run A:
==> flow/design.v <==
module CORDIC_tanInv_sqrt(
    output [15:0] X0,   
    output [15:0] Y0,   
    output [15:0] Z0,   
    input  [15:0] Xin,
    input  [15:0] Yin,
    input  [15:0] Zin,   
    input  clk
);
    wire signed [15:0] x_reg [15:0];
    wire signed [15:0] y_reg [15:0];
    wire signed [15:0] z_reg [15:0];
    wire [15:0] x_reg_sh [15:0];
    wire [15:0] y_reg_sh [15:0];
    wire [15:0] sum_x [15:0];
    wire [15:0] sum_y [15:0];
    wire [15:0] sum_z [15:0];
    wire [15:0] y_co;
    wire [15:0] alpha[15:0];
    assign alpha[0]  = 16'h1921;
    assign alpha[1]  = 16'h0ed6;
    assign alpha[2]  = 16'h07d6;
    assign alpha[3]  = 16'h03fa;
    assign alpha[4]  = 16'h01ff;
    assign alpha[5]  = 16'h00ff;
    assign alpha[6]  = 16'h007f;
    assign alpha[7]  = 16'h003f;
    assign alpha[8]  = 16'h001f;
    assign alpha[9]  = 16'h000f;
    assign alpha[10] = 16'h0007;
    assign alpha[11] = 16'h0003;
    assign alpha[12] = 16'h0001;
    assign alpha[13] = 16'h0001;
    assign alpha[14] = 16'h0001;
    assign alpha[15] = 16'h0000;
    Register rx0(x_reg[0], Xin, clk);
    Register ry0(y_reg[0], Yin, clk);
    Register rz0(z_reg[0], Zin, clk);
    assign x_reg_sh[0] = x_reg[0] >>> 0;
    assign y_reg_sh[0] = y_reg[0] >>> 0;
    not n0(y_co[0], y_reg[0][15]);   
    adder_sub ax0(sum_x[0], , x_reg[0], y_reg_sh[0], y_reg[0][15]);
    adder_sub ay0(sum_y[0], , y_reg[0], x_reg_sh[0], y_co[0]);
    adder_sub az0(sum_z[0], , z_reg[0], alpha[0], y_reg[0][15]);
    genvar i;
    generate
        for (i=1; i<16; i=i+1) begin : vectoring_stages
            Register rx(x_reg[i], sum_x[i-1], clk);
            Register ry(y_reg[i], sum_y[i-1], clk);
            Register rz(z_reg[i], sum_z[i-1], clk);
            assign x_reg_sh[i] = x_reg[i] >>> i;
            assign y_reg_sh[i] = y_reg[i] >>> i;
            not yn(y_co[i], y_reg[i][15]);
            adder_sub ax(sum_x[i], , x_reg[i], y_reg_sh[i], y_reg[i][15]);
            adder_sub ay(sum_y[i], , y_reg[i], x_reg_sh[i], y_co[i]);
            adder_sub az(sum_z[i], , z_reg[i], alpha[i], y_reg[i][15]);
        end
    endgenerate
    Register rx16(X0, sum_x[15], clk);
    Register ry16(Y0, sum_y[15], clk);
    Register rz16(Z0, sum_z[15], clk);
endmodule
module adder_sub(
    output signed [15:0] sum,
    output               carry,     
    input  signed [15:0] in1,
    input  signed [15:0] in2,
    input                cin        
);
    assign carry = 0;   
    assign sum = cin ? (in1 - in2) : (in1 + in2);
endmodule
module Register(
    output reg [15:0] q,
    input      [15:0] d,
    input             clk
);
    always @(posedge clk) begin
        q <= d;
    end
endmodule
make LEC_CHECK=0 CAP_MARGIN=15 CORE_ASPECT_RATIO=0.91 CORE_MARGIN=2 CORE_UTILIZATION=72 CTS_CLUSTER_DIAMETER=29 CTS_CLUSTER_SIZE=45 GPL_ROUTABILITY_DRIVEN=1 MAX_ROUTING_LAYER=met4 SLEW_MARGIN=10 TNS_END_PERCENT=40 finish   # period 2.92 ns
run.sh (not shown) runs the stock make flow with config.mk's settings and CLKGATE_MAP_FILE=.
STATUS run=run A STAGES=ALL_DONE FINAL_CHECKS=FAILED CAUSE=capacitance limit, slew limit, setup timing
Setup changes, run A to run B
- clearing CTS_CLUSTER_SIZE, which used to be 45
- swapping 0.91 for 1.04 in CORE_ASPECT_RATIO
- clearing TNS_END_PERCENT, which used to be 40
- swapping 29 for 361 in CTS_CLUSTER_DIAMETER
- putting HOLD_SLACK_MARGIN at 0.29 where nothing was set
- swapping 2.92 for 2.96 in the clock period (ns, I/O delays scaled along)
==> results <==
- Run B: complete, dirty (setup timing)
- Compared with run A, run B shows a lower clock-cell share of area.
- Run B reports a lower post-route non-filler standard cell count than run A does.
- Run B: count of clock-buffer cells in the layout lower than run A
- Any difference in area enclosed by the die boundary between run A and run B is small enough to ignore.
- Taking run A as the reference, in run B core outline area decreased 0.56%, non-clock buffer count decreased by 34 relative to the old numbers, global-route wire length before repair went down, routed wire length on met3 fell about 56%, minimum setup slack after placement picked up an extra 0.049 ns.
- Final area, run B vs run A: down by a few percent
- Shortest period the worst path allows is higher on run A
diff inputs: run B => run C
- MAX_ROUTING_LAYER: met4 -> unset
- GPL_ROUTABILITY_DRIVEN: 1 -> unset
- CORE_ASPECT_RATIO: 1.04 -> unset
- CORE_UTILIZATION: 72 -> 36
- HOLD_SLACK_MARGIN: 0.29 -> unset
- CTS_CLUSTER_DIAMETER: 361 -> unset
- CAP_MARGIN: 15 -> 20
- SLEW_MARGIN: 10 -> 20
- the clock period (ns, I/O delays scaled along): 2.96 -> 3.71
--- outcome ---
Layout-stage area growth over the synthesis result came out lower on run C than on run B. Run C vs. run B: pin count of the biggest net entering global routing lost 5; share of the core filled by cells before placement lost 37 points. In run C, setup violation total in the final timing report is lower than in run B. Max post-route fraction of the period consumed by the critical path across run B and run C: run B. The flow did not stop early for run C: all stages ran, and the layout cleared the timing, design-rule and antenna checks. As of run C, placed instance area had fallen by a few percent compared to run B. Fill cell total of the finished layout in run C vs run B: up about 330%. Summary of run C over run B: area of all placed cells without fillers decreased by 0.0049 sq mm relative to the old numbers.

build 25:
// CORDIC_tanInv_sqrt: RTL as listed in full above, without the edits since
Settings: LEC_CHECK=0, CAP_MARGIN=20, CORE_MARGIN=2, CORE_UTILIZATION=72, SLEW_MARGIN=20; clock period 3.74 ns.
Build 25 finished every stage and its layout cleared the timing, design-rule and antenna checks.
#### Input delta (build 29 over build 25)
diff --git a/flow/config.mk b/flow/config.mk
--- a/flow/config.mk
+++ b/flow/config.mk
@@ -9,3 +9,5 @@
 export CORE_MARGIN = 2
-export CORE_UTILIZATION = 72
+export CORE_UTILIZATION = 40
+export CTS_CLUSTER_SIZE = 99
+export SETUP_SLACK_MARGIN = 0.88
 export SLEW_MARGIN = 20
==> flow/constraint.sdc <==
create_clock -name core_clock -period 7.0 [get_ports {clk}]
set_input_delay 1.4000 -clock core_clock [delete_from_list [all_inputs] [get_ports {clk}]]
set_output_delay 1.4000 -clock core_clock [all_outputs]
set_load 0.01 [all_outputs]
Notes after the runs:
Compared with build 25, build 29 shows a lower vias per cell.
Wire length of the first global-routing pass improves in build 29 relative to build 25.
Number of inserted filler cells in the final layout (build 29 over build 25): increase, 7631
Comparing number of cells on the critical path for build 25 and build 29, the bigger number came from build 29.
Final instance area, build 25 and build 29: lower on build 25
> inputs changed (build 29 -> build 46)
diff --git a/flow/config.mk b/flow/config.mk
--- a/flow/config.mk
+++ b/flow/config.mk
@@ -9,5 +9,5 @@
 export CORE_MARGIN = 2
-export CORE_UTILIZATION = 40
-export CTS_CLUSTER_SIZE = 99
-export SETUP_SLACK_MARGIN = 0.88
+export CORE_UTILIZATION = 70
+export SETUP_SLACK_MARGIN = 0.91
 export SLEW_MARGIN = 20
+export TNS_END_PERCENT = 5
==> flow/constraint.sdc <==
create_clock -name core_clock -period 3.41 [get_ports {clk}]
set_input_delay 0.6820 -clock core_clock [delete_from_list [all_inputs] [get_ports {clk}]]
set_output_delay 0.6820 -clock core_clock [all_outputs]
set_load 0.01 [all_outputs]
==> comparison <==
- Compared build 46 vs build 29, and detailed-routed wire length on met2 is up in build 46.
- Between build 29 and build 46, placer congestion estimate increased.
- On smallest hold slack, build 29 tracks build 46 almost exactly.
- Looking at final cell count, build 46 sits 7.2% lower than build 29 does.
- | final cell area excluding filler cells | lower: build 29 |
- Worst path setup slack after routing deteriorates in build 46 relative to build 29.
- Compared with build 29, net count reported at finish in build 46 increased by a few percent.
- Against build 29, build 46 comes in 39 points higher on share of the clock period used by the worst path after layout.
[inputs] build 42 vs build 46
diff --git a/flow/config.mk b/flow/config.mk
--- a/flow/config.mk
+++ b/flow/config.mk
@@ -7,6 +7,9 @@
 export LEC_CHECK = 0
-export CAP_MARGIN = 20
+export ABC_AREA = 1
+export CAP_MARGIN = 0
 export CORE_MARGIN = 2
-export CORE_UTILIZATION = 70
-export SETUP_SLACK_MARGIN = 0.91
+export CORE_UTILIZATION = 72
+export CTS_CLUSTER_DIAMETER = 238
+export CTS_CLUSTER_SIZE = 100
+export PLACE_DENSITY = 0.4
 export SLEW_MARGIN = 20
==> flow/constraint.sdc <==
create_clock -name core_clock -period 2.06 [get_ports {clk}]
set_input_delay 0.4120 -clock core_clock [delete_from_list [all_inputs] [get_ports {clk}]]
set_output_delay 0.4120 -clock core_clock [all_outputs]
set_load 0.01 [all_outputs]
### Flow results
Build 42 did not make it past global routing (5_1_grt), where a tool error ended it. Build 46 was carried through to the last stage, and its layout satisfied the timing, design-rule and antenna checks. The instance area at placement in build 46 is 0.79 times that in build 42. In the flow results for build 46 and build 42, the overall die area is smaller on build 46. The depth of the CTS H-tree number comes out higher for build 46 vs build 42. Between build 42 and build 46, it is build 42 whose synthesized area is higher, by about 13%.

Setup of lagoon:
// CORDIC_tanInv_sqrt: RTL as listed in full above, without the edits since
clock: 3.8 ns
lec_check: 0
cap_margin: 20
core_aspect_ratio: 0.92
core_margin: 2
core_utilization: 40
cts_cluster_diameter: 219
cts_cluster_size: 16
gpl_timing_driven: 0
max_routing_layer: met4
setup_slack_margin: 0.88
slew_margin: 25
Edits applied to the flow inputs when going from lagoon to garnet:
==> flow/config.mk <==
export PLATFORM = sky130hd
export DESIGN_NAME = CORDIC_tanInv_sqrt
export DESIGN_NICKNAME = CORDIC_tanInv_sqrt
export VERILOG_FILES = /design/flow/design.v
export SDC_FILE = /design/flow/constraint.sdc
export NUM_CORES = 4
export LEC_CHECK = 0
export ABC_AREA = 1
export CAP_MARGIN = 20
export CORE_MARGIN = 2
export CORE_UTILIZATION = 72
export SLEW_MARGIN = 20
export TNS_END_PERCENT = 5
==> flow/constraint.sdc <==
create_clock -name core_clock -period 4.04 [get_ports {clk}]
set_input_delay 0.8080 -clock core_clock [delete_from_list [all_inputs] [get_ports {clk}]]
set_output_delay 0.8080 -clock core_clock [all_outputs]
set_load 0.01 [all_outputs]
--- outcome ---
Cell area after placement (garnet vs. lagoon) increases by more than 10%
garnet vs lagoon on number of non-clock inverters: garnet is the higher one.
Lower depth of the worst register-to-register path goes to lagoon over garnet.
garnet vs lagoon on wire length: garnet is the higher one.
Of the two values seen for source of the critical timing path, vectoring_stages[1].ry.q[15] was produced by lagoon and vectoring_stages[3].ry.q[15] by garnet.
Count of clock-net buffers in the final layout is lower on lagoon
Going from lagoon to garnet, the die area was shrunk.
NOTE total placed cells including tap cells lagoon->garnet increased by more than 10%
lagoon -> garnet: worst hold slack flat
For tundra, these inputs were changed with respect to garnet:
diff --git a/flow/config.mk b/flow/config.mk
--- a/flow/config.mk
+++ b/flow/config.mk
@@ -7,7 +7,10 @@
 export LEC_CHECK = 0
-export ABC_AREA = 1
-export CAP_MARGIN = 20
+export CAP_MARGIN = 15
+export CORE_ASPECT_RATIO = 1.04
 export CORE_MARGIN = 2
 export CORE_UTILIZATION = 72
-export SLEW_MARGIN = 20
+export CTS_CLUSTER_DIAMETER = 361
+export GPL_ROUTABILITY_DRIVEN = 1
+export MAX_ROUTING_LAYER = met4
+export SLEW_MARGIN = 10
 export TNS_END_PERCENT = 5
==> flow/constraint.sdc <==
create_clock -name core_clock -period 2.96 [get_ports {clk}]
set_input_delay 0.5920 -clock core_clock [delete_from_list [all_inputs] [get_ports {clk}]]
set_output_delay 0.5920 -clock core_clock [all_outputs]
set_load 0.01 [all_outputs]
==> comparison <==
- Final checks on tundra, whose flow otherwise completed, came back failing, citing setup timing.
- Synthesized cell count: garnet and tundra compared, lower one is tundra
- From garnet to tundra the numbers moved as follows: data required time of the critical path went down 1100 ps, number of detailed-route iterations in the first pass up 1, relative area change from synthesis to final layout went up by 11 points, net count reported at finish went down about 22%.
- In the metrics for garnet and tundra, the one carrying the lower utilization is garnet.
Modified inputs, nickel compared to tundra
diff --git a/flow/config.mk b/flow/config.mk
--- a/flow/config.mk
+++ b/flow/config.mk
@@ -8,5 +8,6 @@
 export CAP_MARGIN = 15
-export CORE_ASPECT_RATIO = 1.04
+export CELL_PAD_IN_SITES_GLOBAL_PLACEMENT = 3
+export CORE_ASPECT_RATIO = 1.65
 export CORE_MARGIN = 2
-export CORE_UTILIZATION = 72
+export CORE_UTILIZATION = 45
 export CTS_CLUSTER_DIAMETER = 361
@@ -14,3 +15,3 @@
 export MAX_ROUTING_LAYER = met4
-export SLEW_MARGIN = 10
-export TNS_END_PERCENT = 5
+export PLACE_DENSITY_LB_ADDON = 0.06
+export SLEW_MARGIN = 15
==> flow/constraint.sdc <==
create_clock -name core_clock -period 3.14 [get_ports {clk}]
set_input_delay 0.6280 -clock core_clock [delete_from_list [all_inputs] [get_ports {clk}]]
set_output_delay 0.6280 -clock core_clock [all_outputs]
set_load 0.01 [all_outputs]
--- outcome ---
- On register area, tundra tracks nickel almost exactly.
- STATUS clock period minus worst slack: nickel wins against tundra
- On nickel: arrival time of the worst setup path is 120 ps lower than what tundra gave.
- First-pass GRT wire length up 5.2% in nickel wrt tundra
- The area of the chip in nickel was higher than what tundra gave.
- Changes observed in nickel relative to tundra: post-layout net count rose 56, sequential cell area share fell 0.34 points.
- nickel completed every stage of the flow, and the final layout passed the timing, design-rule and antenna checks.
- The number of buffers and inverters on the critical path reported for nickel is smaller than that of tundra by 1.
- Routed wire length up 5.0% in nickel wrt tundra
- Any difference in synthesized area between nickel and tundra is small enough to ignore.
Input changes introduced in umber (baseline for comparison: nickel):
diff --git a/flow/config.mk b/flow/config.mk
--- a/flow/config.mk
+++ b/flow/config.mk
@@ -8,6 +8,5 @@
 export CAP_MARGIN = 15
-export CELL_PAD_IN_SITES_GLOBAL_PLACEMENT = 3
-export CORE_ASPECT_RATIO = 1.65
+export CORE_ASPECT_RATIO = 1.04
 export CORE_MARGIN = 2
-export CORE_UTILIZATION = 45
+export CORE_UTILIZATION = 70
 export CTS_CLUSTER_DIAMETER = 361
@@ -15,3 +14,3 @@
 export MAX_ROUTING_LAYER = met4
-export PLACE_DENSITY_LB_ADDON = 0.06
-export SLEW_MARGIN = 15
+export SETUP_SLACK_MARGIN = 0.85
+export SLEW_MARGIN = 10
==> flow/constraint.sdc <==
create_clock -name core_clock -period 2.96 [get_ports {clk}]
set_input_delay 0.5920 -clock core_clock [delete_from_list [all_inputs] [get_ports {clk}]]
set_output_delay 0.5920 -clock core_clock [all_outputs]
set_load 0.01 [all_outputs]
## What came out
Complete run, failing final checks: umber, reason setup timing. umber — count of standard-cell rows 58 lower, nickel as reference. Worst setup slack on umber is behind nickel. Per the comparison of umber with nickel, total stage count of the critical path moved down, cell area after placement moved down, final period demand of the worst path moved up.
